### flow/config.mk
export PLATFORM = sky130hd
export DESIGN_NAME = pipeline
export DESIGN_NICKNAME = pipeline
export VERILOG_FILES = /design/flow/design.v
export SDC_FILE = /design/flow/constraint.sdc
export NUM_CORES = 4
export LEC_CHECK = 0
export CAP_MARGIN = 20
export CORE_MARGIN = 2
export CORE_UTILIZATION = 12
export SLEW_MARGIN = 20
### flow/constraint.sdc
create_clock -name core_clock -period 13.6 [get_ports {clk}]
set_input_delay 2.7200 -clock core_clock [delete_from_list [all_inputs] [get_ports {clk}]]
set_output_delay 2.7200 -clock core_clock [all_outputs]
set_load 0.01 [all_outputs]
### flow/design.v
module id_decoder(
  instr,
  alu_op,
  imm,
  alu_a_src,
  alu_b_src,
  mem_op,
  branch_op,
  dest_src
);
  parameter INSTR_W = 32;
  parameter ALU_OP_W = (4);
  parameter WORD_W = 32;
  input [INSTR_W - 1:0] instr;
  output reg [ALU_OP_W - 1:0] alu_op;
  output reg [WORD_W - 1:0] imm;
  output reg [(2) - 1:0] alu_a_src;
  output reg [(2) - 1:0] alu_b_src;
  output reg [(4) - 1:0] mem_op;
  output reg branch_op;
  output reg [(2) - 1:0] dest_src;
  wire [6:0] opcode = (instr[6:0]);
  wire [2:0] funct3 = (instr[14:12]);
  wire [6:0] funct7 = (instr[31:25]);
  wire [16:0] opcode_rtype = 
({(instr[31:25]), (instr[14:12]), (instr[6:0])});
  wire [16:0] opcode_itype = 
({7'b0, (instr[14:12]), (instr[6:0])});
  wire [16:0] opcode_stype = 
({7'b0, (instr[14:12]), (instr[6:0])});
  wire [16:0] opcode_btype = 
({7'b0, (instr[14:12]), (instr[6:0])});
  reg [16:0] opcode_complete;
  wire [11:0] itype_imm12 = (instr[31:20]);
  wire [11:0] stype_imm12 = ({instr[31:25], instr[11:7]});
  wire [11:0] btype_imm12 = 
({instr[31], instr[7], instr[30:25], instr[11:8], 1'b0});
  always@(*) begin
    case(opcode)
      (7'b0110011): opcode_complete = opcode_rtype;
      (7'b0010011): opcode_complete = opcode_itype;
      (7'b0000011): opcode_complete = opcode_stype;
      (7'b0100011): opcode_complete = opcode_stype;
      (7'b1100011): opcode_complete = opcode_btype;
      (7'b0110111): opcode_complete = ({10'b0, (7'b0110111)});
      (7'b0010111): opcode_complete = ({10'b0, (7'b0010111)});
      (7'b1101111): opcode_complete = ({10'b0, (7'b1101111)});
      (7'b1100111): opcode_complete = ({10'b0, (7'b1100111)});
      default: opcode_complete = 0;
    endcase
  end
  always@(*) begin
    mem_op = (0);
    branch_op = 0;
    case(opcode)
      (7'b0110011): begin
        imm = {32{1'b0}};
        alu_a_src = (0);
        alu_b_src = (0);
        dest_src = (1);
      end
      (7'b0010011): begin
        imm = $signed(itype_imm12);
        alu_a_src = (0);
        alu_b_src = (1);
        dest_src = (1);
      end
      (7'b0000011): begin
        imm = $signed(itype_imm12);
        alu_a_src = (0);
        alu_b_src = (1);
        dest_src = (2);
        case(funct3)
          (3'b000): mem_op = (6);
          (3'b001): mem_op = (5);
          (3'b010): mem_op = (4);
          (3'b100): mem_op = (7);
          (3'b101): mem_op = (8);
          default: mem_op = (0);
        endcase
      end
      (7'b0100011): begin
        imm = $signed(stype_imm12);
        alu_a_src = (0);
        alu_b_src = (0);
        dest_src = (0);
        case(funct3)
          (3'b000): mem_op = (3);
          (3'b001): mem_op = (2);
          (3'b010): mem_op = (1);
          default: mem_op = (0);
        endcase
      end
      (7'b1100011): begin
        imm = $signed(btype_imm12);
        alu_a_src = (0);
        alu_b_src = (0);
        dest_src = (0);
        branch_op = 1;
      end
      (7'b0110111): begin
        imm = ({instr[31:12], 12'b0});
        alu_a_src = (2);
        alu_b_src = (1);
        dest_src = (1);
      end
      (7'b0010111): begin
        imm = ({instr[31:12], 12'b0});
        alu_a_src = (1);
        alu_b_src = (1);
        dest_src = (1);
      end
      (7'b1101111): begin
        imm = ({instr[31], instr[19:12], instr[20], instr[30:21], 
12'b0});
        alu_a_src = (2);
        alu_b_src = (3);
        dest_src = (0);
        branch_op = 1;
      end
      (7'b1100111): begin
        imm = ($signed(instr[31:20]));
        alu_a_src = (2);
        alu_b_src = (3);
        dest_src = (3);
        branch_op = 1;
      end
      default: begin
        imm = 0;
        alu_a_src = (0);
        alu_b_src = (0);
        dest_src = (0);
      end
    endcase
  end
  always@(*) begin
    case(opcode_complete)
      ({(7'b0000000), (3'b000), (7'b0110011)}), ({7'b0000000, (3'b000), (7'b0010011)}): alu_op = (0);
      ({(7'b0100000), (3'b000), (7'b0110011)}): alu_op = (6);
      ({(7'b0000000), (3'b010), (7'b0110011)}), ({7'b0000000, (3'b010), (7'b0010011)}): alu_op = (4);
      ({(7'b0000000), (3'b010), (7'b0110011)}), ({7'b0000000, (3'b011), (7'b0010011)}): alu_op = (5);
      ({(7'b0000000), (3'b100), (7'b0110011)}), ({7'b0000000, (3'b100), (7'b0010011)}): alu_op = (3);
      ({(7'b0000000), (3'b110), (7'b0110011)}), ({7'b0000000, (3'b110), (7'b0010011)}): alu_op = (2);
      ({(7'b0000000), (3'b111), (7'b0110011)}), ({7'b0000000, (3'b111), (7'b0010011)}): alu_op = (1);
      ({7'h00, (3'b000), (7'b1100011)}): alu_op = (3);
      ({7'h00, (3'b001), (7'b1100011)}): alu_op = (12);
      ({7'h00, (3'b100), (7'b1100011)}): alu_op = (10);
      ({7'h00, (3'b101), (7'b1100011)}): alu_op = (4);
      ({7'h00, (3'b110), (7'b1100011)}): alu_op = (10);
      ({7'h00, (3'b111), (7'b1100011)}): alu_op = (11);
      ({10'b0, (7'b0110111)}): alu_op = (0);
      ({10'b0, (7'b0010111)}): alu_op = (0);
      ({10'b0, (7'b1101111)}): alu_op = (0);
      ({10'b0, (7'b1100111)}): alu_op = (0);
      default: alu_op = (0);
    endcase
  end
endmodule
module alu(
  opp_a,
  opp_b,
  op,
  eval,
  zero
);
  parameter DATA_W = 32;
  localparam ALU_OP_W = (4);
  input [DATA_W - 1:0] opp_a;
  input [DATA_W - 1:0] opp_b;
  input [ALU_OP_W - 1:0] op;
  output reg [DATA_W - 1:0] eval;
  output zero;
  assign zero = (eval == 0);
  always@(*) begin
    case(op)
      (0): eval = opp_a + opp_b;
      (6): eval = opp_a - opp_b;
      (1): eval = opp_a & opp_b;
      (2): eval = opp_a | opp_b;
      (3): eval = opp_a ^ opp_b;
      (4): eval = $signed(opp_a) < $signed(opp_b);
      (5): eval = opp_a < opp_b;
      (10): eval = $signed(opp_a) >= $signed(opp_b);
      (11): eval = opp_a >= opp_b;
      (12): eval = opp_a != opp_b;
      default: eval = 0;
    endcase
  end
endmodule
module register_file(
  clk,
  aresetn,
  rd_reg_a,
  rd_reg_b,
  rd_data_a,
  rd_data_b,
  wr_en,
  wr_reg,
  wr_data
);
  parameter REG_COUNT = 32;
  parameter REG_W = 32;
  parameter REG_IDX_W = $clog2(REG_COUNT);
  input clk;
  input aresetn;
  input [REG_IDX_W - 1:0] rd_reg_a;
  input [REG_IDX_W - 1:0] rd_reg_b;
  output [REG_W - 1:0] rd_data_a;
  output [REG_W - 1:0] rd_data_b;
  input wr_en;
  input [REG_IDX_W - 1:0] wr_reg;
  input [REG_W - 1:0] wr_data;
  reg [REG_W - 1:0] registers [0:REG_COUNT - 1];
  integer i;
  always@(posedge clk) begin
    if(aresetn == 0) begin
      for(i = 0; i < REG_COUNT; i = i + 1) begin
        registers[i] <= 0;
      end
    end else if(wr_en == 1 && wr_reg != 0) begin
      registers[wr_reg] <= wr_data;
    end
  end
  assign rd_data_a = registers[rd_reg_a];
  assign rd_data_b = registers[rd_reg_b];
endmodule
module fe(
  clk,
  clr,
  stall,
  i_branch,
  i_branch_addr,
  o_pc,
  o_instr_req
);
  input clk;
  input clr;
  input stall;
  input i_branch;
  input [32 - 1:0] i_branch_addr;
  output [32 -1:0] o_pc;
  output o_instr_req;
  reg [32 - 1:0] r_pc;
  always@(posedge clk) begin
    if(clr == 1) begin
      r_pc <= 0;
    end else if(stall == 0) begin
      if (i_branch == 1) begin
        r_pc <= i_branch_addr + 32 / 8;
      end else begin
        r_pc <= r_pc + 32 / 8;
      end
    end
  end
  assign o_pc = i_branch ? i_branch_addr : r_pc;
  assign o_instr_req = ~clr;
endmodule
module id(
  clk,
  clr,
  stall,
  rf_reset,
  i_pc,
  i_instr,
  i_ex_alu_eval,
  i_ex_dest_reg,
  i_ex_dest_src,
  i_me_dest_reg,
  i_me_dest_src,
  i_me_dest_data,
  i_wb_dest_en,
  i_wb_dest_reg,
  i_wb_dest_data,
  o_pc,
  o_instr,
  o_alu_op,
  o_alu_data_a,
  o_alu_data_b,
  o_imm,
  o_mem_op,
  o_dest_src,
  o_dest_reg,
  o_branch_op,
  o_mem_hazard
);
  input clk;
  input clr;
  input stall;
  input rf_reset;
  input [32 - 1:0] i_pc;
  input [32 - 1:0] i_instr;
  wire [32 - 1:0] s_instr;
  input [$clog2(32) - 1:0] i_ex_dest_reg;
  input [(2) - 1:0] i_ex_dest_src;
  input [32 - 1:0] i_ex_alu_eval;
  input [$clog2(32) - 1:0] i_me_dest_reg;
  input [(2) - 1:0] i_me_dest_src;
  input [32 - 1:0] i_me_dest_data;
  input i_wb_dest_en;
  input [$clog2(32) - 1:0] i_wb_dest_reg;
  input [32 - 1:0] i_wb_dest_data;
  output [32 - 1:0] o_pc;
  output [32 - 1:0] o_instr;
  reg [32 - 1:0] r_pc;
  reg [32 - 1:0] r_instr;
  output [(4) - 1:0] o_alu_op;
  output reg[32 - 1:0] o_alu_data_a;
  output reg[32 - 1:0] o_alu_data_b;
  output [32 - 1:0] o_imm;
  output [(4) - 1:0] o_mem_op;
  output o_branch_op;
  output [(2) - 1:0] o_dest_src;
  output [$clog2(32) - 1:0] o_dest_reg;
  assign o_dest_reg = (s_instr[11:7]);
  output o_mem_hazard;
  wire [(2) - 1:0] s_alu_src_a;
  wire [(2) - 1:0] s_alu_src_b;
  wire [(4) - 1:0] s_mem_op;
  wire [(2) - 1:0] s_dest_src;
  wire s_branch_op;
  wire [$clog2(32) - 1:0] s_reg_a = (s_instr[19:15]);
  wire [32 - 1:0] s_reg_data_a;
  wire [$clog2(32) - 1:0] s_reg_b = (s_instr[24:20]);
  wire [32 - 1:0] s_reg_data_b;
  reg s_mem_hazard_reg_a;
  reg s_mem_hazard_reg_b;
  reg [32 - 1:0] r_temp_pc;
  reg [32 - 1:0] r_temp_instr;
  reg r_temp_valid;
  always@(posedge clk) begin
    if(clr == 1) begin
      r_pc <= 0;
      r_instr <= 0;
      r_temp_valid <= 0;
    end else begin
      if(r_temp_valid == 0) begin
        r_pc <= i_pc;
        r_instr <= i_instr;
      end
      if(stall == 1) begin
        r_temp_pc <= r_pc;
        r_temp_instr <= r_instr;
      end
      r_temp_valid <= stall;
    end
  end
  assign o_pc = r_temp_valid ? r_temp_pc : r_pc;
  assign o_instr = r_temp_valid ? r_temp_instr : r_instr;
  assign s_instr = o_instr;
  assign o_mem_hazard = s_mem_hazard_reg_a | s_mem_hazard_reg_b;
  assign o_mem_op = stall ? (0) : s_mem_op;
  assign o_dest_src = stall ? (0) : s_dest_src;
  assign o_branch_op = ~stall & s_branch_op;
  id_decoder dec(
    .instr(s_instr),
    .alu_op(o_alu_op),
    .imm(o_imm),
    .mem_op(s_mem_op),
    .alu_a_src(s_alu_src_a),
    .alu_b_src(s_alu_src_b),
    .dest_src(s_dest_src),
    .branch_op(s_branch_op)
  );
  register_file rf(
    .clk(clk),
    .aresetn(rf_reset),
    .rd_reg_a(s_reg_a),
    .rd_reg_b(s_reg_b),
    .rd_data_a(s_reg_data_a),
    .rd_data_b(s_reg_data_b),
    .wr_en(i_wb_dest_en),
    .wr_reg(i_wb_dest_reg),
    .wr_data(i_wb_dest_data)
  );
  function [32 - 1:0] fwd_alu_data;
    input [$clog2(32) - 1:0] reg_num;
    input [32 - 1:0] reg_data;
  begin
    if(reg_num != 0 && reg_num == i_ex_dest_reg &&
      i_ex_dest_src == (1)) begin
      fwd_alu_data = i_ex_alu_eval;
    end else if(reg_num != 0 && reg_num == i_me_dest_reg &&
      i_me_dest_src != (0)) begin
      fwd_alu_data = i_me_dest_data;
    end else if(reg_num != 0 && reg_num == i_wb_dest_reg &&
      i_wb_dest_en == 1) begin
      fwd_alu_data = i_wb_dest_data;
    end else begin
      fwd_alu_data = reg_data;
    end
  end
  endfunction
  function mem_hazard_stall;
    input [$clog2(32) - 1:0] reg_num;
  begin
    if(reg_num != 0 && reg_num == i_ex_dest_reg &&
      i_ex_dest_src == (2)) begin
      mem_hazard_stall = 1;
    end else begin
      mem_hazard_stall = 0;
    end
  end
  endfunction
  always@(*) begin
    s_mem_hazard_reg_a = 0;
    case(s_alu_src_a)
      (0): begin
        o_alu_data_a = fwd_alu_data(s_reg_a, s_reg_data_a);
        s_mem_hazard_reg_a = mem_hazard_stall(s_reg_a);
      end
      (1): o_alu_data_a = r_pc;
      (2): o_alu_data_a = 0;
      default: o_alu_data_a = 0;
    endcase
    s_mem_hazard_reg_b = 0;
    case(s_alu_src_b)
      (0): begin
        o_alu_data_b = fwd_alu_data(s_reg_b, s_reg_data_b);
        s_mem_hazard_reg_b = mem_hazard_stall(s_reg_b);
      end
      (1): o_alu_data_b = o_imm;
      (2): o_alu_data_b = 32 / 8;
      (3): o_alu_data_b = 0;
      default: o_alu_data_b = 0;
    endcase
  end
endmodule
module ex(
  clk,
  clr,
  stall,
  i_pc,
  i_instr,
  i_alu_op,
  i_alu_data_a,
  i_alu_data_b,
  i_imm,
  i_mem_op,
  i_dest_src,
  i_dest_reg,
  i_branch_op,
  o_pc,
  o_instr,
  o_dest_src,
  o_dest_reg,
  o_alu_eval,
  o_mem_op,
  o_mem_req_addr,
  o_mem_req_wr_data,
  o_mem_req_wr_en,
  o_mem_req_count,
  o_branch,
  o_branch_addr
);
  input clk;
  input clr;
  input stall;
  input [32 - 1:0] i_pc;
  input [32 - 1:0] i_instr;
  input [(4) - 1:0] i_alu_op;
  input [32 - 1:0] i_alu_data_a;
  input [32 - 1:0] i_alu_data_b;
  input [32 - 1:0] i_imm;
  input [(4) - 1:0] i_mem_op;
  input [(2) - 1:0] i_dest_src;
  input [$clog2(32) - 1:0] i_dest_reg;
  input i_branch_op;
  reg [32 - 1:0] r_pc;
  reg [32 - 1:0] r_instr;
  reg [(4) - 1:0] r_alu_op;
  reg [32 - 1:0] r_alu_data_a;
  reg [32 - 1:0] r_alu_data_b;
  reg [32 - 1:0] r_imm;
  reg [(4) - 1:0] r_mem_op;
  reg [(2) - 1:0] r_dest_src;
  reg [$clog2(32) - 1:0] r_dest_reg;
  reg r_branch_op;
  wire [32 - 1:0] s_alu_eval;
  wire s_alu_zero;
  output [32 - 1:0] o_pc;
  output [32 - 1:0] o_instr;
  output [(2) - 1:0] o_dest_src;
  output [$clog2(32) - 1:0] o_dest_reg;
  output [32 - 1:0] o_alu_eval;
  output [(4) - 1:0] o_mem_op;
  output [32 - 1:0] o_mem_req_addr;
  output [32 - 1:0] o_mem_req_wr_data;
  output reg o_mem_req_wr_en;
  output reg [(2) - 1:0] o_mem_req_count;
  output o_branch;
  output [32 - 1:0] o_branch_addr;
  assign o_pc = r_pc;
  assign o_instr = r_instr;
  assign o_dest_src = r_dest_src;
  assign o_dest_reg = r_dest_reg;
  assign o_alu_eval = s_alu_eval;
  assign o_mem_op = r_mem_op;
  assign o_branch = s_alu_zero & r_branch_op;
  assign o_branch_addr = r_pc + r_imm;
  always@(posedge clk) begin
    if(clr == 1) begin
      r_pc <= 0;
      r_instr <= 0;
      r_alu_op <= (0);
      r_alu_data_a <= 0;
      r_alu_data_b <= 0;
      r_imm <= 0;
      r_mem_op <= (0);
      r_dest_src <= (0);
      r_dest_reg <= 0;
      r_branch_op <= 0;
    end else if(stall == 0) begin
      r_pc <= i_pc;
      r_instr <= i_instr;
      r_alu_op <= i_alu_op;
      r_mem_op <= i_mem_op;
      r_alu_data_a <= i_alu_data_a;
      r_alu_data_b <= i_alu_data_b;
      r_imm <= i_imm;
      r_dest_src <= i_dest_src;
      r_dest_reg <= i_dest_reg;
      r_branch_op <= i_branch_op;
    end
  end
  alu comp(
    .opp_a(r_alu_data_a),
    .opp_b(r_alu_data_b),
    .op(r_alu_op),
    .eval(s_alu_eval),
    .zero(s_alu_zero)
  );
  assign o_mem_req_addr = r_imm + r_alu_data_a;
  assign o_mem_req_wr_data = r_alu_data_b;
  always@(*) begin
    case(r_mem_op)
      (1): begin
        o_mem_req_count = (3);
        o_mem_req_wr_en = 1;
      end
      (2): begin
        o_mem_req_count = (2);
        o_mem_req_wr_en = 1;
      end
      (3): begin
        o_mem_req_count = (1);
        o_mem_req_wr_en = 1;
      end
      (4): begin
        o_mem_req_count = (3);
        o_mem_req_wr_en = 0;
      end
      (5): begin
        o_mem_req_count = (2);
        o_mem_req_wr_en = 0;
      end
      (6): begin
        o_mem_req_count = (1);
        o_mem_req_wr_en = 0;
      end
      (8): begin
        o_mem_req_count = (2);
        o_mem_req_wr_en = 0;
      end
      (7): begin
        o_mem_req_count = (1);
        o_mem_req_wr_en = 0;
      end
      default: begin
        o_mem_req_count = (0);
        o_mem_req_wr_en = 0;
      end
    endcase
  end
endmodule
module me(
  clk,
  clr,
  stall,
  i_pc,
  i_instr,
  i_dest_src,
  i_dest_reg,
  i_alu_eval,
  i_mem_read,
  i_mem_op,
  o_pc,
  o_instr,
  o_dest_src,
  o_dest_reg,
  o_dest_data
);
  input clk;
  input clr;
  input stall;
  input [32 - 1:0] i_pc;
  input [32 - 1:0] i_instr;
  input [(2) - 1:0] i_dest_src;
  input [$clog2(32) - 1:0] i_dest_reg;
  input [32 - 1:0] i_alu_eval;
  input [32 - 1:0] i_mem_read;
  input [(4) -1:0] i_mem_op;
  reg [32 - 1:0] r_pc;
  reg [32 - 1:0] r_instr;
  reg [(2) - 1:0] r_dest_src;
  reg [$clog2(32) - 1:0] r_dest_reg;
  reg [32 - 1:0] r_alu_eval;
  reg [32 - 1:0] r_mem_read;
  reg [32 - 1:0] s_final_mem_read;
  output [32 - 1:0] o_pc;
  output [32 - 1:0] o_instr;
  output [(2) - 1:0] o_dest_src;
  output [$clog2(32) - 1:0] o_dest_reg;
  output reg [32 - 1:0] o_dest_data;
  assign o_pc = r_pc;
  assign o_instr = r_instr;
  assign o_dest_src = r_dest_src;
  assign o_dest_reg = r_dest_reg;
  always@(posedge clk) begin
    if(clr == 1) begin
      r_pc <= 0;
      r_instr <= 0;
      r_dest_src <= 0;
      r_dest_reg <= 0;
      r_alu_eval <= 0;
      r_mem_read <= 0;
    end else if(stall == 0) begin
      r_pc <= i_pc;
      r_instr <= i_instr;
      r_dest_src <= i_dest_src;
      r_dest_reg <= i_dest_reg;
      r_alu_eval <= i_alu_eval;
      r_mem_read <= i_mem_read;
    end
  end
  always@(*) begin
    if(i_mem_op == (7) || i_mem_op == (8)) begin
      s_final_mem_read = i_mem_read;
    end else begin
      s_final_mem_read = $signed(i_mem_read);
    end
    case(r_dest_src)
      (0): o_dest_data = 0;
      (1): o_dest_data = r_alu_eval;
      (2): o_dest_data = s_final_mem_read;
      (3): o_dest_data = r_pc + 32 / 8;
      default: o_dest_data = 0;
    endcase
  end
endmodule
module wb(
  clk,
  clr,
  i_pc,
  i_instr,
  i_dest_src,
  i_dest_reg,
  i_dest_data,
  o_pc,
  o_instr,
  o_dest_en,
  o_dest_reg,
  o_dest_data
);
  input clk;
  input clr;
  input [32 - 1:0] i_pc;
  input [32 - 1:0] i_instr;
  input [(2) - 1:0] i_dest_src;
  input [$clog2(32) - 1:0] i_dest_reg;
  input [32 - 1:0] i_dest_data;
  reg [32 - 1:0] r_pc;
  reg [32 - 1:0] r_instr;
  reg [(2) - 1:0] r_dest_src;
  reg [$clog2(32) - 1:0] r_dest_reg;
  reg [32 - 1:0] r_dest_data;
  output [32 - 1:0] o_pc;
  output [32 - 1:0] o_instr;
  output o_dest_en;
  output [$clog2(32) - 1:0] o_dest_reg;
  output [32 - 1:0] o_dest_data;
  assign o_pc = r_pc;
  assign o_instr = r_instr;
  assign o_dest_en = r_dest_src != (0);
  assign o_dest_reg = r_dest_reg;
  assign o_dest_data = r_dest_data;
  always@(posedge clk) begin
    if(clr == 1) begin
      r_pc <= 0;
      r_instr <= 0;
      r_dest_src <= (0);
      r_dest_reg <= 0;
      r_dest_data <= 0;
    end else begin
      r_pc <= i_pc;
      r_instr <= i_instr;
      r_dest_src <= i_dest_src;
      r_dest_reg <= i_dest_reg;
      r_dest_data <= i_dest_data;
    end
  end
endmodule
module pipeline(
  clk,
  resetn,
  o_instr_req_addr,
  o_instr_req_en,
  i_instr_res_data,
  o_mem_req_addr,
  o_mem_req_wr_data,
  o_mem_req_wr_en,
  o_mem_req_count,
  i_mem_res_rd_data,
  i_mem_res_code
);
  input clk;
  input resetn;
  output [32 - 1:0] o_instr_req_addr;
  output o_instr_req_en;
  input [32 - 1:0] i_instr_res_data;
  output [32 - 1:0] o_mem_req_addr;
  output [32 - 1:0] o_mem_req_wr_data;
  output o_mem_req_wr_en;
  output [(2) - 1:0] o_mem_req_count;
  input [32 - 1:0] i_mem_res_rd_data;
  input [(3) - 1:0] i_mem_res_code;
  wire fe_clr;
  wire fe_stall;
  wire fe_branch;
  wire [32 - 1:0] fe_branch_addr;
  wire [32 - 1:0] fe_pc;
  wire id_clr;
  wire id_stall;
  wire [32 - 1:0] id_pc;
  wire [32 - 1:0] id_instr;
  wire [(4) - 1:0] id_alu_op;
  wire [32 - 1:0] id_alu_data_a;
  wire [32 - 1:0] id_alu_data_b;
  wire [32 - 1:0] id_imm;
  wire [(4) - 1:0] id_mem_op;
  wire [(2) - 1:0] id_dest_src;
  wire [$clog2(32) - 1:0] id_dest_reg;
  wire id_branch_op;
  wire id_mem_hazard;
  wire ex_clr;
  wire ex_stall;
  wire [32 - 1:0] ex_pc;
  wire [32 - 1:0] ex_instr;
  wire [32 - 1:0] ex_alu_eval;
  wire [(2) - 1:0] ex_dest_src;
  wire [$clog2(32) - 1:0] ex_dest_reg;
  wire [(4) - 1:0] ex_mem_op;
  wire me_clr;
  wire me_stall;
  wire [32 - 1:0] me_pc;
  wire [32 - 1:0] me_instr;
  wire [(2) - 1:0] me_dest_src;
  wire [$clog2(32) - 1:0] me_dest_reg;
  wire [32 - 1:0] me_dest_data;
  wire wb_clr;
  wire wb_stall;
  wire wb_dest_en;
  wire [$clog2(32) - 1:0] wb_dest_reg;
  wire [32 - 1:0] wb_dest_data;
  assign fe_clr = ~resetn;
  assign id_clr = ~resetn | fe_branch;
  assign ex_clr = ~resetn | fe_branch;
  assign me_clr = ~resetn;
  assign wb_clr = ~resetn;
  assign fe_stall = id_mem_hazard;
  assign id_stall = id_mem_hazard;
  assign ex_stall = 0;
  assign me_stall = 0;
  assign wb_stall = 0;
  assign o_instr_req_addr = fe_pc;
  fe p0(
    .clk(clk),
    .clr(fe_clr),
    .stall(fe_stall),
    .i_branch(fe_branch),
    .i_branch_addr(fe_branch_addr),
    .o_pc(fe_pc),
    .o_instr_req(o_instr_req_en)
  );
  reg [32 - 1:0] fe_pc_delay;
  always@(posedge clk) begin
    fe_pc_delay <= fe_pc;
  end
  id p1(
    .clk(clk),
    .clr(id_clr),
    .stall(id_stall),
    .rf_reset(resetn),
    .i_pc(fe_pc_delay),
    .i_instr(i_instr_res_data),
    .i_ex_dest_reg(ex_dest_reg),
    .i_ex_dest_src(ex_dest_src),
    .i_ex_alu_eval(ex_alu_eval),
    .i_me_dest_reg(me_dest_reg),
    .i_me_dest_src(me_dest_src),
    .i_me_dest_data(me_dest_data),
    .i_wb_dest_en(wb_dest_en),
    .i_wb_dest_reg(wb_dest_reg),
    .i_wb_dest_data(wb_dest_data),
    .o_pc(id_pc),
    .o_instr(id_instr),
    .o_alu_op(id_alu_op),
    .o_alu_data_a(id_alu_data_a),
    .o_alu_data_b(id_alu_data_b),
    .o_imm(id_imm),
    .o_mem_op(id_mem_op),
    .o_dest_src(id_dest_src),
    .o_dest_reg(id_dest_reg),
    .o_branch_op(id_branch_op),
    .o_mem_hazard(id_mem_hazard)
  );
  ex p2(
    .clk(clk),
    .clr(ex_clr),
    .stall(ex_stall),
    .i_pc(id_pc),
    .i_instr(id_instr),
    .i_alu_op(id_alu_op),
    .i_alu_data_a(id_alu_data_a),
    .i_alu_data_b(id_alu_data_b),
    .i_imm(id_imm),
    .i_mem_op(id_mem_op),
    .i_dest_src(id_dest_src),
    .i_dest_reg(id_dest_reg),
    .i_branch_op(id_branch_op),
    .o_pc(ex_pc),
    .o_instr(ex_instr),
    .o_dest_src(ex_dest_src),
    .o_dest_reg(ex_dest_reg),
    .o_alu_eval(ex_alu_eval),
    .o_mem_op(ex_mem_op),
    .o_mem_req_addr(o_mem_req_addr),
    .o_mem_req_wr_data(o_mem_req_wr_data),
    .o_mem_req_wr_en(o_mem_req_wr_en),
    .o_mem_req_count(o_mem_req_count),
    .o_branch(fe_branch),
    .o_branch_addr(fe_branch_addr)
  );
  me p3(
    .clk(clk),
    .clr(me_clr),
    .stall(me_stall),
    .i_pc(ex_pc),
    .i_instr(ex_instr),
    .i_dest_src(ex_dest_src),
    .i_dest_reg(ex_dest_reg),
    .i_alu_eval(ex_alu_eval),
    .i_mem_read(i_mem_res_rd_data),
    .i_mem_op(ex_mem_op),
    .o_pc(me_pc),
    .o_instr(me_instr),
    .o_dest_src(me_dest_src),
    .o_dest_reg(me_dest_reg),
    .o_dest_data(me_dest_data)
  );
  wb p4(
    .clk(clk),
    .clr(wb_clr),
    .i_pc(me_pc),
    .i_instr(me_instr),
    .i_dest_src(me_dest_src),
    .i_dest_reg(me_dest_reg),
    .i_dest_data(me_dest_data),
    .o_dest_en(wb_dest_en),
    .o_dest_reg(wb_dest_reg),
    .o_dest_data(wb_dest_data)
  );
endmodule
### flow/run.sh
#!/bin/bash
# the make line also repeats each setting of config.mk as NAME=value (left out here)
make -C /OpenROAD-flow-scripts/flow DESIGN_CONFIG=/design/flow/config.mk WORK_HOME=/design/flow/orfs CLKGATE_MAP_FILE= finish
==> flow_metrics.env, run 1 <==
# yosys + openroad results
export IMPL_total_power_mw=11.0
export IMPL_busiest_layer="met2"
export IMPL_p_int_mw=7.97
export IMPL_grt_max_degree=144
export IMPL_rr_endpoint="p0.r_pc[20]"
export IMPL_ys_seq_share_pct=48.3
export IMPL_fin_nets=8592
export IMPL_pwr_share_clk_pct=40.1
export IMPL_clk_latency_ns=0.84
export IMPL_start_kind="flip-flop"
export IMPL_crit_buf_inv=2
export IMPL_synth_area_leader_cell="edfxtp_1"
export IMPL_grt_util_met1_pct=11.8
export IMPL_r2r_start="p2.r_alu_data_b[0]"
export IMPL_top_cells_by_area="edfxtp_1 (39%), dfxtp_1 (9.3%), and2_1 (8.0%), mux4_2 (6.9%), nand2_1 (6.8%)"
export IMPL_rrSetupSlack_ns=4.64
export IMPL_crit_type="reg2out"
export IMPL_clock_root_buffer="clkbuf_16"
export IMPL_cts_resized=0
export IMPL_critPathArrivalTime_ns=8.59
export IMPL_grtUsageMet3_pct=2.44
export IMPL_cp_required_ns=10.88
export IMPL_post_cts_buffers=0
export IMPL_vias=68300
export IMPL_pg_seq_mw=5.06
export IMPL_antenna_found_initial=15
export IMPL_die_w_um=839
export IMPL_stdcell_area_um2=102000
export IMPL_ys_sh_aoi_pct=9.79
export IMPL_grt_pass1_vias=65000
export IMPL_wl_per_cell_um=18.9
export IMPL_ys_types=100
export IMPL_edf_count=1088
export IMPL_routed_wl_mm=335
export IMPL_critPathTopFamily="simple AND/OR/NAND/NOR gates"
export IMPL_dp_slack_ns=3.24
export IMPL_finalCritPeriodShare_pct=83.2
export IMPL_initCoreUtil_pct=12.0
export IMPL_hp_class="reg2reg"
export IMPL_rsz0062_at_grt="no"
export IMPL_syn2layout_area_growth_pct=21.5
export IMPL_cts_sinks=1476
export IMPL_worstHoldStart="fe_pc_delay[7]"
export IMPL_grt_overflow=0
export IMPL_cts_made_buffers=161
export IMPL_max_clock_freq_mhz=88.4
export IMPL_use_met2_pct=14.4
export IMPL_pwr_share_seq_pct=45.8
export IMPL_xor_share_pct=1.32
export IMPL_path_max_fanout=28
export IMPL_comb_power_mw=1.55
export IMPL_slew_headroom_pct=20.1
export IMPL_ctsHoldBuffers=0
export IMPL_place_area_um2=96400
export IMPL_crit_end="o_instr_req_addr[20]"
export IMPL_ys_cells=8542
export IMPL_sw_frac_of_total_pct=27.8
export IMPL_cap_violations=0
export IMPL_clk_pin_slew_ns=0.06
export IMPL_tightestPinTransition_ns=1.19
export IMPL_ff_type="edfxtp_1"
export IMPL_finClkSkew_ns=0.0599
export IMPL_async_reset_ff_share_pct=0
export IMPL_top_cell="nand2_1"
export IMPL_synthCells=8542
export IMPL_crit_start="p2.r_alu_data_b[0]"
export IMPL_portBuffers=165
export IMPL_r2r_cells=24
export IMPL_powerDensity_nw_per_um2=109
export IMPL_grt_total_usage_pct=9.04
export IMPL_tool_warnings=107
export IMPL_grt_pass1_wl_mm=474
export IMPL_core_area_um2=695000
export IMPL_simple_gate_share_pct=24.8
export IMPL_worst_path_stages=16
export IMPL_pin_count=169
export IMPL_cp_slowest_cell="clkdlybuf4s50_1"
export IMPL_power_leader="sequential cells"
export IMPL_synth_top_cells_by_count="nand2_1 (1515), edfxtp_1 (1088), and2_1 (1072), nand3_1 (832), clkbuf_1 (639)"
export IMPL_drt_iter0_drc=8823
export IMPL_status="no timing/DRC/antenna violations"
export IMPL_ir_drop_mv=0.134
export IMPL_synthAdderAreaFrac_pct=2.52
export IMPL_fin_setup_tns_ns=0
export IMPL_cts_max_level=4
export IMPL_topCombFamilyByArea="simple AND/OR/NAND/NOR gates"
export IMPL_die_area_um2=704000
export IMPL_top_area_share_pct=39.0
export IMPL_powerClk_mw=4.43
export IMPL_p_comb_share_pct=14.1
export IMPL_crit_chain="ha_1 -> fa_1 -> a211oi_1 -> nor4_2 -> nor2_1 -> a21oi_2 -> a21oi_1 -> mux2i_1 -> nand4_1 -> a311oi_1 -> nor4b_1 -> nand3_2 -> nor3_4 -> buf_4 -> mux2i_1 -> clkdlybuf4s50_1"
export IMPL_vias_per_cell=3.85
export IMPL_firstDrtPassIters=6
export IMPL_gp_congestion=0.902
export IMPL_switchingPower_mw=3.07
export IMPL_synth_flops=1476
export IMPL_cts_buffer_depth=3
export IMPL_worst_slack_ns=2.29
export IMPL_syn_mean_instance_area_um2=9.79
export IMPL_cts_tree="done"
export IMPL_rows=306
export IMPL_finalCriticalPeriod_ns=11.31
export IMPL_max_stage_delay_ns=0.94
export IMPL_crit_top_cell="mux2i_1"
export IMPL_finalSetupViolCount=0
export IMPL_yosys_stat_chipArea_um2=83700
export IMPL_p_leak_nw=34.3
export IMPL_ys_sh_mux_pct=9.26
export IMPL_min_path_cells=2
export IMPL_hold_viol_final=0
export IMPL_ys_warn_count=9
export IMPL_synth_cell_area_um2=83700
export IMPL_drc=0
export IMPL_endpoint_kind="output port"
export IMPL_chipHeight_um=839
export IMPL_drv_slew=0
export IMPL_dp_hpwl_mm=223
export IMPL_worst_hold_path_endpoint="p1.r_pc[7]"
export IMPL_ant_nets=0
[cell type report]
cell class                 count  area (um^2)
multi-input combinational   6228        40700
clock buffer                 217         4340
fill                       78100       593000
timing repair buffer         350         3140
clock inverter                81          891
tap                         9240        11600
antenna                        9         22.5
sequential                  1476        40500
inverter                     140          528
[metrics by stage]
step / util [%] / cells / hold slack (ns)
after floorplan: - / 8573 / 0.426
after global placement: 13.9 / 17400 / 0.440
after detailed placement: 13.9 / 17400 / 0.445
after CTS: 14.6 / 17700 / 0.442
after global routing: 14.6 / 17700 / 0.471
final: 14.6 / 17700 / 0.437
[metal layers]
metal  part of all wire [%]  up-vias  wire length [um]
met3                     11      572             36500
met2                     45     3642            152000
met1                     40    33900            135000
met4                    3.5        6             11800
met5                  0.012        -                40
li1                       -    30200                 -
==> inputs of run 2 (changes only) <==
- ABC_AREA: default -> 0
- CAP_MARGIN: 20 -> 5
- CELL_PAD_IN_SITES_GLOBAL_PLACEMENT: default -> 1
- CORE_UTILIZATION: 12 -> 70
- CTS_CLUSTER_SIZE: default -> 41
- HOLD_SLACK_MARGIN: default -> -0.1
- SETUP_SLACK_MARGIN: default -> -0.4
- SLEW_MARGIN: 20 -> 30
- clock period: 13.6 -> 5.79 ns (I/O delays scaled with it)
==> run 2 against run 1 <==
  * The flow now stops in global placement without I/O (3_1_place_gp_skip_io)
  * Synthesized cell count unchanged
  * Die area decreased by 83%
  * Synthesized area unchanged
==> flow_metrics.env, run 2 <==
# source this file to load flow results
export IMPL_ys_seq_share_pct=48.3
export IMPL_top_cells_by_area="edfxtp_1 (39%), dfxtp_1 (9.3%), and2_1 (8.0%), mux4_2 (6.9%), nand2_1 (6.8%)"
export IMPL_error_message="[ERROR GPL-0301] Utilization 100.118 % exceeds 100%."
export IMPL_yosys_stat_chipArea_um2=83700
export IMPL_ff_type="edfxtp_1"
export IMPL_synth_top_cells_by_count="nand2_1 (1515), edfxtp_1 (1088), and2_1 (1072), nand3_1 (832), clkbuf_1 (639)"
export IMPL_ys_cells=8542
export IMPL_synthCells=8542
export IMPL_initCoreUtil_pct=70.8
export IMPL_chipHeight_um=350
export IMPL_core_area_um2=118000
export IMPL_ys_warn_count=9
export IMPL_die_area_um2=122000
export IMPL_ys_sh_aoi_pct=9.79
export IMPL_synth_area_leader_cell="edfxtp_1"
export IMPL_rows=126
export IMPL_simple_gate_share_pct=24.8
export IMPL_die_w_um=350
export IMPL_edf_count=1088
export IMPL_topCombFamilyByArea="simple AND/OR/NAND/NOR gates"
export IMPL_status="did not finish"
export IMPL_synthAdderAreaFrac_pct=2.52
export IMPL_ys_sh_mux_pct=9.26
export IMPL_synth_flops=1476
export IMPL_ys_types=100
export IMPL_async_reset_ff_share_pct=0
export IMPL_lastStage="global placement without I/O (3_1_place_gp_skip_io)"
export IMPL_synth_cell_area_um2=83700
export IMPL_top_cell="nand2_1"
export IMPL_xor_share_pct=1.32
export IMPL_syn_mean_instance_area_um2=9.79
export IMPL_top_area_share_pct=39.0
==> inputs of run 3 (changes only) <==
- ABC_AREA: 0 -> default
- CAP_MARGIN: 5 -> 20
- CELL_PAD_IN_SITES_DETAIL_PLACEMENT: default -> 2
- CELL_PAD_IN_SITES_GLOBAL_PLACEMENT: 1 -> default
- CORE_UTILIZATION: 70 -> 36
- CTS_CLUSTER_SIZE: 41 -> 79
- GPL_TIMING_DRIVEN: default -> 0
- HOLD_SLACK_MARGIN: -0.1 -> default
- MAX_ROUTING_LAYER: default -> met4
- MIN_ROUTING_LAYER: default -> met2
- SETUP_SLACK_MARGIN: -0.4 -> default
- SLEW_MARGIN: 30 -> 20
- clock period: 5.79 -> 10.5 ns (I/O delays scaled with it)
==> run 3 against run 2 <==
  * The flow stops in global routing (5_1_grt)
  * Die area grew 93%
  * Synthesized area is the same
  * Synthesized cell count is the same
==> flow_metrics.env, run 3 <==
# source this file to load flow results
export IMPL_lastStage="global routing (5_1_grt)"
export IMPL_syn_mean_instance_area_um2=9.79
export IMPL_dp_hpwl_mm=433
export IMPL_status="did not finish"
export IMPL_error_message="[ERROR GRT-0116] Global routing finished with congestion. Check the congestion regions in the DRC Viewer."
export IMPL_post_cts_buffers=0
export IMPL_pin_count=169
export IMPL_dp_cells=11900
export IMPL_die_w_um=486
export IMPL_clock_root_buffer="clkbuf_16"
export IMPL_ff_type="edfxtp_1"
export IMPL_ys_cells=8542
export IMPL_synth_top_cells_by_count="nand2_1 (1515), edfxtp_1 (1088), and2_1 (1072), nand3_1 (832), clkbuf_1 (639)"
export IMPL_cts_buffer_depth=3
export IMPL_grt_total_usage_pct=82.8
export IMPL_synthAdderAreaFrac_pct=2.52
export IMPL_chipHeight_um=486
export IMPL_gp_congestion=1.43
export IMPL_cts_made_buffers=179
export IMPL_synth_area_leader_cell="edfxtp_1"
export IMPL_synthCells=8542
export IMPL_topCombFamilyByArea="simple AND/OR/NAND/NOR gates"
export IMPL_ys_sh_aoi_pct=9.79
export IMPL_die_area_um2=236000
export IMPL_simple_gate_share_pct=24.8
export IMPL_top_cells_by_area="edfxtp_1 (39%), dfxtp_1 (9.3%), and2_1 (8.0%), mux4_2 (6.9%), nand2_1 (6.8%)"
export IMPL_cts_sinks=1476
export IMPL_ys_seq_share_pct=48.3
export IMPL_place_area_um2=92800
export IMPL_synth_cell_area_um2=83700
export IMPL_async_reset_ff_share_pct=0
export IMPL_ctsHoldBuffers=0
export IMPL_dp_slack_ns=0.417
export IMPL_ys_types=100
export IMPL_ys_sh_mux_pct=9.26
export IMPL_cts_max_level=4
export IMPL_core_area_um2=231000
export IMPL_top_cell="nand2_1"
export IMPL_xor_share_pct=1.32
export IMPL_edf_count=1088
export IMPL_yosys_stat_chipArea_um2=83700
export IMPL_synth_flops=1476
export IMPL_top_area_share_pct=39.0
export IMPL_portBuffers=164
export IMPL_grt_overflow=1372
export IMPL_ys_warn_count=9
export IMPL_rows=176
export IMPL_initCoreUtil_pct=36.3
==> run 3: metal layers <==
| layer | global-route usage [%] | GRT overflow |
|---|---|---|
| met1 | - | - |
| met2 | 86.5 | 191 |
| met3 | 88.3 | 1067 |
| met4 | 65.3 | 114 |
| met5 | - | - |
==> run 3: repair_timing <==
item / in CTS
hold endpoints to repair: 0
pin swaps: 1
resized: 9
setup endpoints to repair: 24
==> inputs of run 4 (changes only) <==
- ABC_AREA: default -> 0
- CAP_MARGIN: 20 -> 5
- CELL_PAD_IN_SITES_DETAIL_PLACEMENT: 2 -> default
- CELL_PAD_IN_SITES_GLOBAL_PLACEMENT: default -> 1
- CORE_UTILIZATION: 36 -> 70
- CTS_CLUSTER_DIAMETER: default -> 368
- CTS_CLUSTER_SIZE: 79 -> 52
- GPL_TIMING_DRIVEN: 0 -> default
- HOLD_SLACK_MARGIN: default -> -0.1
- MAX_ROUTING_LAYER: met4 -> default
- MIN_ROUTING_LAYER: met2 -> default
- SETUP_SLACK_MARGIN: default -> -0.4
- SLEW_MARGIN: 20 -> 30
- clock period: 10.5 -> 5.78 ns (I/O delays scaled with it)
==> run 4 against run 3 <==
  * The run fails in global placement without I/O (3_1_place_gp_skip_io)
  * Synthesized area unchanged
  * Die area decreased by 48%
  * Synthesized cell count unchanged
==> flow_metrics.env, run 4 <==
# source this file to load flow results
export IMPL_status="did not finish"
export IMPL_lastStage="global placement without I/O (3_1_place_gp_skip_io)"
export IMPL_error_message="[ERROR GPL-0301] Utilization 100.118 % exceeds 100%."
export IMPL_ys_sh_aoi_pct=9.79
export IMPL_ys_types=100
export IMPL_die_w_um=350
export IMPL_ff_type="edfxtp_1"
export IMPL_top_cells_by_area="edfxtp_1 (39%), dfxtp_1 (9.3%), and2_1 (8.0%), mux4_2 (6.9%), nand2_1 (6.8%)"
export IMPL_ys_warn_count=9
export IMPL_chipHeight_um=350
export IMPL_yosys_stat_chipArea_um2=83700
export IMPL_topCombFamilyByArea="simple AND/OR/NAND/NOR gates"
export IMPL_synth_top_cells_by_count="nand2_1 (1515), edfxtp_1 (1088), and2_1 (1072), nand3_1 (832), clkbuf_1 (639)"
export IMPL_ys_seq_share_pct=48.3
export IMPL_async_reset_ff_share_pct=0
export IMPL_edf_count=1088
export IMPL_synthCells=8542
export IMPL_core_area_um2=118000
export IMPL_die_area_um2=122000
export IMPL_top_cell="nand2_1"
export IMPL_ys_cells=8542
export IMPL_ys_sh_mux_pct=9.26
export IMPL_synthAdderAreaFrac_pct=2.52
export IMPL_synth_area_leader_cell="edfxtp_1"
export IMPL_syn_mean_instance_area_um2=9.79
export IMPL_xor_share_pct=1.32
export IMPL_synth_cell_area_um2=83700
export IMPL_simple_gate_share_pct=24.8
export IMPL_synth_flops=1476
export IMPL_top_area_share_pct=39.0
export IMPL_initCoreUtil_pct=70.8
export IMPL_rows=126
==> inputs of run 5 (changes only) <==
- CELL_PAD_IN_SITES_GLOBAL_PLACEMENT: 1 -> 0
- CORE_UTILIZATION: 70 -> 72
- CTS_CLUSTER_DIAMETER: 368 -> default
- PLACE_DENSITY_LB_ADDON: default -> 0.0
- SETUP_SLACK_MARGIN: -0.4 -> 1.0
==> run 5 against run 4 <==
  * The flow stops in global routing (5_1_grt)
  * Die area down 2.7%
  * Synthesized area unchanged
  * Synthesized cell count did not move
==> flow_metrics.env, run 5 <==
# source this file to load flow results
export IMPL_ys_sh_mux_pct=9.26
export IMPL_ys_warn_count=9
export IMPL_topCombFamilyByArea="simple AND/OR/NAND/NOR gates"
export IMPL_ys_cells=8542
export IMPL_synthCells=8542
export IMPL_rows=125
export IMPL_async_reset_ff_share_pct=0
export IMPL_synth_cell_area_um2=83700
export IMPL_pin_count=169
export IMPL_grt_overflow=6
export IMPL_synth_flops=1476
export IMPL_simple_gate_share_pct=24.8
export IMPL_top_area_share_pct=39.0
export IMPL_die_area_um2=119000
export IMPL_status="did not finish"
export IMPL_ys_seq_share_pct=48.3
export IMPL_clock_root_buffer="clkbuf_16"
export IMPL_grt_total_usage_pct=74.6
export IMPL_syn_mean_instance_area_um2=9.79
export IMPL_chipHeight_um=345
export IMPL_edf_count=1088
export IMPL_error_message="[ERROR GRT-0116] Global routing finished with congestion. Check the congestion regions in the DRC Viewer."
export IMPL_xor_share_pct=1.32
export IMPL_portBuffers=165
export IMPL_die_w_um=345
export IMPL_cts_sinks=1476
export IMPL_cts_made_buffers=151
export IMPL_initCoreUtil_pct=72.3
export IMPL_dp_hpwl_mm=216
export IMPL_dp_slack_ns=-0.667
export IMPL_place_area_um2=91100
export IMPL_ff_type="edfxtp_1"
export IMPL_synth_area_leader_cell="edfxtp_1"
export IMPL_gp_congestion=1.06
export IMPL_top_cells_by_area="edfxtp_1 (39%), dfxtp_1 (9.3%), and2_1 (8.0%), mux4_2 (6.9%), nand2_1 (6.8%)"
export IMPL_yosys_stat_chipArea_um2=83700
export IMPL_ys_types=100
export IMPL_top_cell="nand2_1"
export IMPL_synth_top_cells_by_count="nand2_1 (1515), edfxtp_1 (1088), and2_1 (1072), nand3_1 (832), clkbuf_1 (639)"
export IMPL_core_area_um2=116000
export IMPL_ys_sh_aoi_pct=9.79
export IMPL_lastStage="global routing (5_1_grt)"
export IMPL_cts_buffer_depth=3
export IMPL_synthAdderAreaFrac_pct=2.52
export IMPL_cts_max_level=4
-- run 5: repair_timing --
| action | CTS |
|---|---|
| endpoints found under the setup margin | 394 |
| hold buffers | 0 |
| gates cloned | 11 |
| pin swaps | 120 |
| gates resized | 621 |
| buffers inserted | 110 |
-- run 5: layer usage --
| metal | GRT usage (%) | GRT overflow |
|---|---|---|
| met5 | 38.8 | 0 |
| met3 | 60.8 | 0 |
| met1 | 74.7 | 0 |
| met2 | 90.9 | 1 |
| met4 | 69.6 | 5 |
-- run 5: per-stage QoR --
step,TNS (ns),cells
CTS,-19.86,10600
detailed placement,-24.44,10200
global placement,-20.84,10200
floorplan,-0.0346,8573
==> inputs of run 6 (changes only) <==
- CELL_PAD_IN_SITES_GLOBAL_PLACEMENT: 0 -> 3
- CORE_MARGIN: 2 -> 10
- CORE_UTILIZATION: 72 -> 49
- CTS_CLUSTER_SIZE: 52 -> default
- PLACE_DENSITY_LB_ADDON: 0.0 -> default
- clock period: 5.78 -> 11.5 ns (I/O delays scaled with it)
==> run 6 against run 5 <==
  * Die area is 58% higher
  * Synthesized cell count stayed put
  * Synthesized area stayed put
  * Now clean on timing, DRC and antenna
==> flow_metrics.env, run 6 <==
# yosys + openroad results
export IMPL_grt_max_degree=160
export IMPL_powerDensity_nw_per_um2=141
export IMPL_min_path_cells=0
export IMPL_async_reset_ff_share_pct=0
export IMPL_rows=151
export IMPL_synth_area_leader_cell="edfxtp_1"
export IMPL_core_area_um2=170000
export IMPL_ir_drop_mv=0.178
export IMPL_endpoint_kind="output port"
export IMPL_r2r_cells=24
export IMPL_synth_flops=1476
export IMPL_drc=0
export IMPL_pg_seq_mw=5.99
export IMPL_dp_cells=10400
export IMPL_fin_setup_tns_ns=0
export IMPL_crit_chain="inv_1 -> ha_1 -> a211oi_1 -> or3_1 -> a211oi_1 -> or3_1 -> a21boi_1 -> nor3_1 -> o21ai_0 -> o211ai_1 -> nor4b_2 -> nand3_2 -> nor3_4 -> buf_4 -> mux2i_1 -> clkdlybuf4s50_1"
export IMPL_rrSetupSlack_ns=3.15
export IMPL_firstDrtPassIters=6
export IMPL_grt_total_usage_pct=34.1
export IMPL_p_leak_nw=34.5
export IMPL_cap_violations=0
export IMPL_ys_warn_count=9
export IMPL_edf_count=1088
export IMPL_powerClk_mw=5.35
export IMPL_cts_buffer_depth=3
export IMPL_max_clock_freq_mhz=98.3
export IMPL_grt_overflow=0
export IMPL_finalCriticalPeriod_ns=10.17
export IMPL_routed_wl_mm=329
export IMPL_antenna_found_initial=13
export IMPL_simple_gate_share_pct=24.8
export IMPL_top_cell="nand2_1"
export IMPL_ys_cells=8542
export IMPL_comb_power_mw=1.85
export IMPL_gp_congestion=0.963
export IMPL_worstHoldStart="p1.r_instr[3]"
export IMPL_finalNonFillerCells=10700
export IMPL_crit_buf_inv=3
export IMPL_chipHeight_um=433
export IMPL_synth_cell_area_um2=83700
export IMPL_cts_tree="done"
export IMPL_synthCells=8542
export IMPL_cts_max_level=4
export IMPL_ff_type="edfxtp_1"
export IMPL_ys_sh_aoi_pct=9.79
export IMPL_pin_count=169
export IMPL_wl_per_cell_um=30.7
export IMPL_grt_pass1_wl_mm=470
export IMPL_finalCritPeriodShare_pct=88.4
export IMPL_finClkSkew_ns=0.0355
export IMPL_ys_sh_mux_pct=9.26
export IMPL_status="no timing/DRC/antenna violations"
export IMPL_ant_nets=0
export IMPL_cp_required_ns=9.20
export IMPL_ctsHoldBuffers=0
export IMPL_worst_hold_path_endpoint="p1.r_temp_instr[3]"
export IMPL_die_area_um2=188000
export IMPL_cts_made_buffers=167
export IMPL_max_stage_delay_ns=0.62
export IMPL_sw_frac_of_total_pct=27.9
export IMPL_tool_warnings=111
export IMPL_pwr_share_seq_pct=45.5
export IMPL_crit_end="o_instr_req_addr[20]"
export IMPL_worst_path_stages=16
export IMPL_slew_headroom_pct=20.1
export IMPL_top_cells_by_area="edfxtp_1 (39%), dfxtp_1 (9.3%), and2_1 (8.0%), mux4_2 (6.9%), nand2_1 (6.8%)"
export IMPL_crit_type="reg2out"
export IMPL_tightestPinTransition_ns=1.19
export IMPL_dp_hpwl_mm=212
export IMPL_clock_root_buffer="clkbuf_16"
export IMPL_p_comb_share_pct=14.0
export IMPL_rsz0062_at_grt="no"
export IMPL_num_fill_cells=15000
export IMPL_grt_pass1_vias=65500
export IMPL_initCoreUtil_pct=49.3
export IMPL_synthAdderAreaFrac_pct=2.52
export IMPL_synth_top_cells_by_count="nand2_1 (1515), edfxtp_1 (1088), and2_1 (1072), nand3_1 (832), clkbuf_1 (639)"
export IMPL_clk_pin_slew_ns=0.06
export IMPL_yosys_stat_chipArea_um2=83700
export IMPL_start_kind="flip-flop"
export IMPL_syn_mean_instance_area_um2=9.79
export IMPL_vias=68000
export IMPL_critPathArrivalTime_ns=7.87
export IMPL_hp_class="reg2reg"
export IMPL_cts_sinks=1476
export IMPL_clk_latency_ns=0.86
export IMPL_critPathTopFamily="simple AND/OR/NAND/NOR gates"
export IMPL_power_leader="sequential cells"
export IMPL_drt_iter0_drc=8286
export IMPL_p_int_mw=9.52
export IMPL_ys_seq_share_pct=48.3
export IMPL_switchingPower_mw=3.67
export IMPL_rr_endpoint="p0.r_pc[20]"
export IMPL_xor_share_pct=1.32
export IMPL_portBuffers=165
export IMPL_finalSetupViolCount=0
export IMPL_path_max_fanout=25
export IMPL_hold_viol_final=0
export IMPL_ys_types=100
export IMPL_top_area_share_pct=39.0
export IMPL_fin_nets=8608
export IMPL_drv_slew=0
export IMPL_die_w_um=433
export IMPL_syn2layout_area_growth_pct=11.5
export IMPL_vias_per_cell=6.34
export IMPL_pwr_share_clk_pct=40.6
export IMPL_r2r_start="p2.r_alu_data_a[1]"
export IMPL_cp_slowest_cell="clkdlybuf4s50_1"
export IMPL_topCombFamilyByArea="simple AND/OR/NAND/NOR gates"
export IMPL_crit_start="p2.r_alu_data_a[1]"
## run 6: metrics by stage
step	power, mW	setup slack [ns]	instance area, um^2	hold slack, ns	util [%]
after floorplan	7.15	4.69	83800	0.426	-
after global placement	7.89	1.78	87700	0.440	51.7
after detailed placement	7.91	1.71	87800	0.444	51.8
after CTS	13.2	1.08	93200	0.459	54.9
after global routing	13.6	1.07	93300	0.481	55.0
final	13.2	1.33	93300	0.460	55.0
## run 6: timing repair
| action | in CTS | in global routing |
|---|---|---|
| gates resized | 1 | 0 |
| setup buffers | 0 | 3 |
| endpoints found under the setup margin | 13 | 14 |
| pin swaps | 0 | 1 |
## run 6: cell type report
class / count / area [um^2] / area share, %
multi-input cells: 6228 / 40900 / 43.8
well taps: 2218 / 2780 / 2.97
diodes: 3 / 7.51 / 0.00804
inverters: 140 / 528 / 0.566
flip-flops and latches: 1476 / 40500 / 43.4
clock inverters: 78 / 807 / 0.865
repair buffers: 360 / 3300 / 3.54
clock buffers: 229 / 4580 / 4.90
## run 6: per-layer routing
metal	track usage [%]	share of wire (%)	up-vias
met5	0	0.0055	-
met4	15.7	5.0	2
li1	-	-	30200
met3	5.62	8.6	691
met2	57.9	49	3461
met1	42.6	38	33600
==> inputs of run 7 (changes only) <==
- CELL_PAD_IN_SITES_GLOBAL_PLACEMENT: 3 -> 0
- CORE_MARGIN: 10 -> 2
- CORE_UTILIZATION: 49 -> 70
- MAX_ROUTING_LAYER: default -> met4
- PLACE_DENSITY: default -> 0.64
- SETUP_SLACK_MARGIN: 1.0 -> default
- clock period: 11.5 -> 5.2 ns (I/O delays scaled with it)
==> run 7 against run 6 <==
  * The layout now fails its checks (negative setup slack)
  * Critical path type unchanged
  * Non-clock buffer count up 667
  * Power up 120%
  * Utilization up 29 points
  * First-iteration DRC count up 110%
  * Clock skew up 0.014 ns
  * Setup slack worse by 2.7 ns
  * Clock-buffer cell count down 27
  * Clock power up 110%
  * Synthesized area unchanged
  * Sequential share of layout area down 2.5 points
  * Global-route usage up 22 points
  * Register-to-register slack worse by 4.4 ns
==> flow_metrics.env, run 7 <==
# yosys + openroad results
export IMPL_status="finished with violations"
export IMPL_so_faults="negative setup slack"
export IMPL_worst_hold_path_endpoint="p1.r_pc[28]"
export IMPL_fin_nets=9262
export IMPL_crit_type="reg2out"
export IMPL_r2r_start="p2.r_alu_data_a[0]"
export IMPL_min_path_cells=2
export IMPL_critPathArrivalTime_ns=5.54
export IMPL_switchingPower_mw=8.45
export IMPL_powerDensity_nw_per_um2=299
export IMPL_sw_frac_of_total_pct=28.6
export IMPL_finalCriticalPeriod_ns=6.58
export IMPL_seq_area_um2=40500
export IMPL_cts_buffer_depth=3
export IMPL_r2r_cells=32
export IMPL_gp_congestion=1.09
export IMPL_rr_endpoint="p0.r_pc[28]"
export IMPL_vias_per_cell=7.61
export IMPL_syn2layout_area_growth_pct=18.4
export IMPL_pwr_share_clk_pct=37.6
export IMPL_simple_gate_share_pct=24.8
export IMPL_top_area_share_pct=39.0
export IMPL_finalSetupViolCount=66
export IMPL_finalCritPeriodShare_pct=126
export IMPL_hold_ws_ns=0.475
export IMPL_max_stage_delay_ns=0.38
export IMPL_rsz0062_at_grt="yes"
export IMPL_vias=81700
export IMPL_ys_sh_aoi_pct=9.79
export IMPL_edf_count=1088
export IMPL_ff_type="edfxtp_1"
export IMPL_comb_power_mw=5.23
export IMPL_crit_buf_inv=5
export IMPL_synthCells=8542
export IMPL_grt_max_degree=113
export IMPL_top_cells_by_area="edfxtp_1 (39%), dfxtp_1 (9.3%), and2_1 (8.0%), mux4_2 (6.9%), nand2_1 (6.8%)"
export IMPL_ys_types=100
export IMPL_crit_end="o_instr_req_addr[2]"
export IMPL_powerClk_mw=11.1
export IMPL_drv_slew=0
export IMPL_pwr_share_seq_pct=44.8
export IMPL_dp_cells=10300
export IMPL_die_w_um=350
export IMPL_clk_latency_ns=0.85
export IMPL_drt_iter0_drc=17100
export IMPL_drc=0
export IMPL_ys_seq_share_pct=48.3
export IMPL_firstDrtPassIters=13
export IMPL_endpoint_kind="output port"
export IMPL_die_area_um2=122000
export IMPL_cp_required_ns=4.16
export IMPL_slew_headroom_pct=7.43
export IMPL_grt_overflow=0
export IMPL_grt_pass1_vias=78800
export IMPL_tightestPinTransition_ns=1.38
export IMPL_synth_area_leader_cell="edfxtp_1"
export IMPL_max_clock_freq_mhz=152
export IMPL_topCombFamilyByArea="simple AND/OR/NAND/NOR gates"
export IMPL_synthAdderAreaFrac_pct=2.52
export IMPL_crit_start="p2.r_alu_data_a[0]"
export IMPL_stdcell_area_um2=99100
export IMPL_cts_max_level=4
export IMPL_yosys_stat_chipArea_um2=83700
export IMPL_worst_slack_ns=-1.38
export IMPL_top_cell="nand2_1"
export IMPL_cp_slowest_cell="fa_2"
export IMPL_wl_per_cell_um=32.7
export IMPL_cts_sinks=1476
export IMPL_initCoreUtil_pct=70.8
export IMPL_critPathTopFamily="AND-OR/OR-AND gates"
export IMPL_crit_top_cell="buf_6"
export IMPL_portBuffers=165
export IMPL_grt_pass1_wl_mm=494
export IMPL_grt_total_usage_pct=56.6
export IMPL_pin_count=169
export IMPL_synth_flops=1476
export IMPL_comb_area_um2=42000
export IMPL_hp_class="reg2reg"
export IMPL_rrSetupSlack_ns=-1.29
export IMPL_cts_tree="done"
export IMPL_ant_nets=0
export IMPL_finalNonFillerCells=10700
export IMPL_path_max_fanout=7
export IMPL_start_kind="flip-flop"
export IMPL_dp_hpwl_mm=216
export IMPL_p_int_mw=21.2
export IMPL_p_leak_nw=38.1
export IMPL_antenna_found_initial=41
export IMPL_worst_path_stages=19
export IMPL_crit_chain="ha_4 -> fa_2 -> a211oi_4 -> nor4_4 -> or2_2 -> a21boi_0 -> buf_4 -> a2bb2oi_1 -> nor3_1 -> a211oi_1 -> a22o_1 -> and4b_1 -> nand4_4 -> buf_8 -> nor3_4 -> buf_12 -> buf_6 -> mux2_4 -> buf_6"
export IMPL_hold_viol_final=0
export IMPL_synth_cell_area_um2=83700
export IMPL_async_reset_ff_share_pct=0
export IMPL_num_fill_cells=5905
export IMPL_routed_wl_mm=352
export IMPL_finClkSkew_ns=0.0495
export IMPL_xor_share_pct=1.32
export IMPL_tool_warnings=107
export IMPL_syn_mean_instance_area_um2=9.79
export IMPL_cap_violations=0
export IMPL_synth_top_cells_by_count="nand2_1 (1515), edfxtp_1 (1088), and2_1 (1072), nand3_1 (832), clkbuf_1 (639)"
export IMPL_core_area_um2=118000
export IMPL_chipHeight_um=350
export IMPL_clk_pin_slew_ns=0.07
export IMPL_clock_root_buffer="clkbuf_16"
export IMPL_p_comb_share_pct=17.7
export IMPL_ys_warn_count=9
export IMPL_worstHoldStart="fe_pc_delay[28]"
export IMPL_fin_setup_tns_ns=-54.45
export IMPL_pg_seq_mw=13.3
export IMPL_power_leader="sequential cells"
export IMPL_ys_sh_mux_pct=9.26
export IMPL_cts_made_buffers=153
export IMPL_ir_drop_mv=0.410
export IMPL_place_area_um2=91900
export IMPL_rows=126
export IMPL_ys_cells=8542
run 7: layout make-up:
cell class,count,area share (%)
antenna,52,0.131
clock buffer,202,4.20
clock inverter,76,0.715
inverter,140,0.535
multi-input combinational,6229,42.4
sequential,1476,40.9
tap,1536,1.94
timing repair buffer,1027,9.22
run 7: through the flow:
stage	power, mW	utilization [%]	setup slack [ns]
after detailed placement	18.1	77.7	-1.08
after CTS	28.9	82.9	-1.20
after global placement	18.0	77.6	-0.996
after floorplan	15.8	-	-0.616
after global routing	30.0	83.8	-1.50
final	29.6	83.8	-1.38
run 7: timing repair:
| action | 4_1_cts | 5_1_grt |
|---|---|---|
| resized | 337 | 148 |
| cloned | 5 | 6 |
| setup endpoints to repair | 340 | 313 |
| pin swaps | 81 | 63 |
| setup buffers | 49 | 39 |
| hold buffers | 0 | 0 |
run 7: layer usage:
metal  vias to the layer above  GRT usage [%]  share of wire [%]
met1                     36900           62.5                 29
met3                      3585           21.0                 17
met2                      9606           82.1                 42
li1                      31600              -                  -
met4                         0           45.8                 12
met5                         -              -                  0
==> inputs of run 8 (changes only) <==
- CELL_PAD_IN_SITES_DETAIL_PLACEMENT: default -> 2
- CELL_PAD_IN_SITES_GLOBAL_PLACEMENT: 0 -> 1
- CORE_ASPECT_RATIO: default -> 1.1
- CORE_MARGIN: 2 -> 10
- CORE_UTILIZATION: 70 -> 49
- CTS_CLUSTER_DIAMETER: default -> 110
- CTS_CLUSTER_SIZE: default -> 10
- GPL_ROUTABILITY_DRIVEN: default -> 1
- MIN_ROUTING_LAYER: default -> met2
- PLACE_DENSITY: 0.64 -> default
- SLEW_MARGIN: 30 -> 20
- clock period: 5.2 -> 11.5 ns (I/O delays scaled with it)
==> run 8 against run 7 <==
  * The run now fails in global routing (5_1_grt)
  * Synthesized area did not move
  * Die area rose by 53%
  * Synthesized cell count did not move
==> flow_metrics.env, run 8 <==
# source this file to load flow results
export IMPL_status="did not finish"
export IMPL_lastStage="global routing (5_1_grt)"
export IMPL_error_message="[ERROR GRT-0116] Global routing finished with congestion. Check the congestion regions in the DRC Viewer."
export IMPL_core_area_um2=170000
export IMPL_portBuffers=165
export IMPL_dp_cells=10400
export IMPL_cts_max_level=4
export IMPL_synthCells=8542
export IMPL_cts_resized=0
export IMPL_ctsHoldBuffers=0
export IMPL_post_cts_buffers=0
export IMPL_xor_share_pct=1.32
export IMPL_synth_top_cells_by_count="nand2_1 (1515), edfxtp_1 (1088), and2_1 (1072), nand3_1 (832), clkbuf_1 (639)"
export IMPL_synth_area_leader_cell="edfxtp_1"
export IMPL_synth_cell_area_um2=83700
export IMPL_cts_made_buffers=166
export IMPL_pin_count=169
export IMPL_ff_type="edfxtp_1"
export IMPL_ys_types=100
export IMPL_ys_seq_share_pct=48.3
export IMPL_edf_count=1088
export IMPL_syn_mean_instance_area_um2=9.79
export IMPL_cts_buffer_depth=3
export IMPL_grt_overflow=1775
export IMPL_dp_hpwl_mm=277
export IMPL_async_reset_ff_share_pct=0
export IMPL_ys_cells=8542
export IMPL_clock_root_buffer="clkbuf_16"
export IMPL_dp_slack_ns=2.10
export IMPL_top_cells_by_area="edfxtp_1 (39%), dfxtp_1 (9.3%), and2_1 (8.0%), mux4_2 (6.9%), nand2_1 (6.8%)"
export IMPL_top_area_share_pct=39.0
export IMPL_synth_flops=1476
export IMPL_ys_sh_mux_pct=9.26
export IMPL_rows=159
export IMPL_die_area_um2=188000
export IMPL_die_w_um=414
export IMPL_chipHeight_um=453
export IMPL_ys_sh_aoi_pct=9.79
export IMPL_ys_warn_count=9
export IMPL_topCombFamilyByArea="simple AND/OR/NAND/NOR gates"
export IMPL_top_cell="nand2_1"
export IMPL_initCoreUtil_pct=49.1
export IMPL_grt_total_usage_pct=86.6
export IMPL_yosys_stat_chipArea_um2=83700
export IMPL_gp_congestion=1.10
export IMPL_simple_gate_share_pct=24.8
export IMPL_cts_sinks=1476
export IMPL_synthAdderAreaFrac_pct=2.52
[run 8: per-layer routing]
metal  GRT usage [%]  overflow
met5               -         -
met2            89.5       295
met4            71.6       235
met1               -         -
met3            92.1      1245
[run 8: per-stage QoR]
step                utilization, %  total power [mW]  instance area [um^2]
floorplan                        -              7.15                 83800
global placement              51.5              7.89                 87600
detailed placement            51.5              8.03                 87600
CTS                           54.2              13.3                 92200
Power figures rest on the tool's default switching activity, not on a simulated workload.
